==> juniper: inputs <==
// UT_TOP
module UT_TOP (
    clk, 
    rst_n, 
    in_valid, 
    in_time,
    out_valid, 
    out_display, 
    out_day
);
input        clk, rst_n, in_valid;
input [30:0] in_time;
output reg       out_valid;
output reg [3:0] out_display;
output reg [2:0] out_day;
reg  [3:0]  current_state, next_state;
parameter IDLE       = 4'd0  ;
parameter INPUT      = 4'd1  ;
parameter CAL_16YEAR = 4'd2  ;
parameter CAL_4YEAR  = 4'd3  ;
parameter CAL_YEAR   = 4'd4  ;
parameter CAL_MONTH  = 4'd5  ;
parameter CAL_DAY    = 4'd6  ;
parameter CAL_4HOUR  = 4'd7  ;
parameter CAL_HOUR   = 4'd8  ;
parameter CAL_15MIN  = 4'd9  ;
parameter CAL_MIN    = 4'd10 ;
parameter CAL_SEC    = 4'd11 ;
parameter OUT        = 4'd12 ;
parameter time_16years      = 31'd504921600;   
parameter time_4years       = 31'd126230400;   
parameter time_common_years = 31'd31536000;    
parameter time_leap_years   = 31'd31622400;    
parameter time_odd_month    = 31'd2678400;     
parameter time_even_month   = 31'd2592000;     
parameter time_leap_month   = 31'd2505600;     
parameter time_com_month    = 31'd2419200;     
parameter time_day          = 31'd86400;       
parameter time_4hour        = 31'd14400;       
parameter time_hour         = 31'd3600;        
parameter time_15minute     = 31'd900;         
parameter time_minute       = 31'd60;          
reg [3:0] counter;
reg [30:0] in_time_reg;
reg leap;
reg [10:0] year;
reg [3:0]  month;
reg [4:0]  day;
reg [4:0]  hour;
  ...
Settings: LEC_CHECK=0, ABC_AREA=1, CAP_MARGIN=40, CORE_ASPECT_RATIO=1.35, CORE_MARGIN=2, CORE_UTILIZATION=72, CTS_CLUSTER_DIAMETER=69, CTS_CLUSTER_SIZE=10, PLACE_DENSITY_LB_ADDON=0.09, SETUP_SLACK_MARGIN=3.64, SLEW_MARGIN=20; clock period 12.3 ns.
run.sh (not shown) runs the stock make flow with config.mk's settings and CLKGATE_MAP_FILE=.
==> harbor: changes against juniper <==
Settings changed: ABC_AREA 1 to unset, CAP_MARGIN 40 to 20, CORE_ASPECT_RATIO 1.35 to unset, CORE_UTILIZATION 72 to 40, CTS_CLUSTER_DIAMETER 69 to unset, CTS_CLUSTER_SIZE 10 to unset, PLACE_DENSITY_LB_ADDON 0.09 to unset, SETUP_SLACK_MARGIN 3.64 to unset.
==> flow/constraint.sdc (replaced) <==
create_clock -name core_clock -period 14.8 [get_ports {clk}]
set_input_delay 2.9600 -clock core_clock [delete_from_list [all_inputs] [get_ports {clk}]]
set_output_delay 2.9600 -clock core_clock [all_outputs]
set_load 0.01 [all_outputs]
==> tundra: changes against juniper <==
Settings changed: CAP_MARGIN 40 to 20, CORE_ASPECT_RATIO 1.35 to unset, CORE_UTILIZATION 72 to 62, CTS_CLUSTER_DIAMETER 69 to 191, CTS_CLUSTER_SIZE 10 to 97, PLACE_DENSITY_LB_ADDON 0.09 to unset, SETUP_SLACK_MARGIN 3.64 to unset.
==> flow/constraint.sdc (replaced) <==
create_clock -name core_clock -period 14.1 [get_ports {clk}]
set_input_delay 2.8200 -clock core_clock [delete_from_list [all_inputs] [get_ports {clk}]]
set_output_delay 2.8200 -clock core_clock [all_outputs]
set_load 0.01 [all_outputs]
==> comparison table <==
metric                                                                  harbor                      tundra                 juniper
Status                                        no timing/DRC/antenna violations    finished with violations  stopped before the end
Stage where the flow stopped                                                 -                           -          global routing
Layout check failures                                                        -                setup timing                       -
Comb area share                                                         71.28%                      67.73%                       -
Setup slack on the worst flop-to-flop path                             0.50 ns                    -0.45 ns                       -
Endpoints failing setup                                                      0                           3                       -
Worst hold margin                                                    0.4949 ns                   0.4889 ns                       -
Antenna Diode Count                                                          0                           1                       -
Die W                                                                 200.5 µm                    159.2 µm                128.0 µm
Number of buffers inserted to repair setup after CTS                         6                          12                      32
Adder-cell share of the synthesized area                                14.04%                      13.97%                  13.97%
Launch point of the worst reg-to-reg path                 month[2]$_DFFE_PN0P_        month[3]$_DFFE_PN0P_                       -
Number of warnings in the stage logs                                        81                          83                       -
Summed standard-cell area reported by yosys                          15440 µm²                   14940 µm²               14940 µm²
Crit path top cell by count                              sky130_fd_sc_hd__ha_4    sky130_fd_sc_hd__nand2_2                       -
Critical Path Sink Type                                               register                    register                       -
Resized cells post-CTS                                                      18                          28                      36
Count of final hold-check violations                                         0                           0                       -
Hold_sp                                                  minute[5]$_DFFE_PN0P_  out_display[0]$_DFFE_PN0P_                       -
Critical setup path kind                                  register to register        register to register                       -
Area fraction of the dominant cell type after synthesis                 12.32%                      12.73%                  12.73%
Number of nets produced by synthesis                                      2369                        2596                    2596
Clock Network Area Fraction                                             1.640%                      1.976%                       -
Detail Route Antenna Nets                                                    0                           0                       -
Basic Gates by Area                                                     23.61%                      29.34%                  29.34%
Worst path slowest cell                                  sky130_fd_sc_hd__fa_2       sky130_fd_sc_hd__fa_2                       -

========
==> inputs of run A <==
UT_TOP again, from the RTL that the note above started with.
## UT_TOP
module UT_TOP (
    clk, 
    rst_n, 
    in_valid, 
    in_time,
    out_valid, 
    out_display, 
    out_day
);
==> flow/config.mk <==
export PLATFORM = sky130hd
export DESIGN_NAME = UT_TOP
export DESIGN_NICKNAME = UT_TOP
export VERILOG_FILES = /design/flow/design.v
export SDC_FILE = /design/flow/constraint.sdc
export NUM_CORES = 4
export LEC_CHECK = 0
export ABC_AREA = 1
export CAP_MARGIN = 20
export CORE_MARGIN = 2
export CORE_UTILIZATION = 72
export CTS_CLUSTER_DIAMETER = 129
export CTS_CLUSTER_SIZE = 29
export MIN_ROUTING_LAYER = met1
export PLACE_DENSITY_LB_ADDON = 0.05
export SETUP_SLACK_MARGIN = -0.73
export SLEW_MARGIN = 20
==> flow/constraint.sdc <==
create_clock -name core_clock -period 8.99 [get_ports {clk}]
set_input_delay 1.7980 -clock core_clock [delete_from_list [all_inputs] [get_ports {clk}]]
set_output_delay 1.7980 -clock core_clock [all_outputs]
set_load 0.01 [all_outputs]
==> inputs of run C, as changes to run A <==
Settings changed: ABC_AREA 1 to default, CORE_UTILIZATION 72 to 40, CTS_CLUSTER_DIAMETER 129 to default, CTS_CLUSTER_SIZE 29 to default, MIN_ROUTING_LAYER met1 to default, PLACE_DENSITY_LB_ADDON 0.05 to default, SETUP_SLACK_MARGIN -0.73 to default.
==> flow/constraint.sdc (replaced) <==
create_clock -name core_clock -period 15.0 [get_ports {clk}]
set_input_delay 3.0000 -clock core_clock [delete_from_list [all_inputs] [get_ports {clk}]]
set_output_delay 3.0000 -clock core_clock [all_outputs]
set_load 0.01 [all_outputs]
==> qor summary <==
Outcome: run A aborted with a tool error; run C finished clean
Last stage reached: run A global routing (5_1_grt); run C -
Post-CTS resize count: run A 37; run C 18
Basic Gates by Area: run A 29.34%; run C 23.61%
Nets at Floorplan: run A 2596; run C 2369
Share of the synthesized area in the top cell type: run A 12.73%; run C 12.32%
Floorplan Utilization: run A 73.59%; run C 40.80%
Placed inst area: run A 0.01737 mm²; run C 0.01680 mm²
Mapped Area: run A 0.01494 mm²; run C 0.01544 mm²
Number of cells produced by synthesis: run A 2409; run C 2182
Hpwl dp: run A 41000 µm; run C 39470 µm
Post-Synthesis Mean Instance Area: run A 6.201 µm²; run C 7.077 µm²
Proportion of synthesized chip area in sequential cells: run A 14.49%; run C 14.02%
Core region area: run A 0.02030 mm²; run C 0.03784 mm²
XOR Share, Synth: run A 5.796%; run C 6.207%
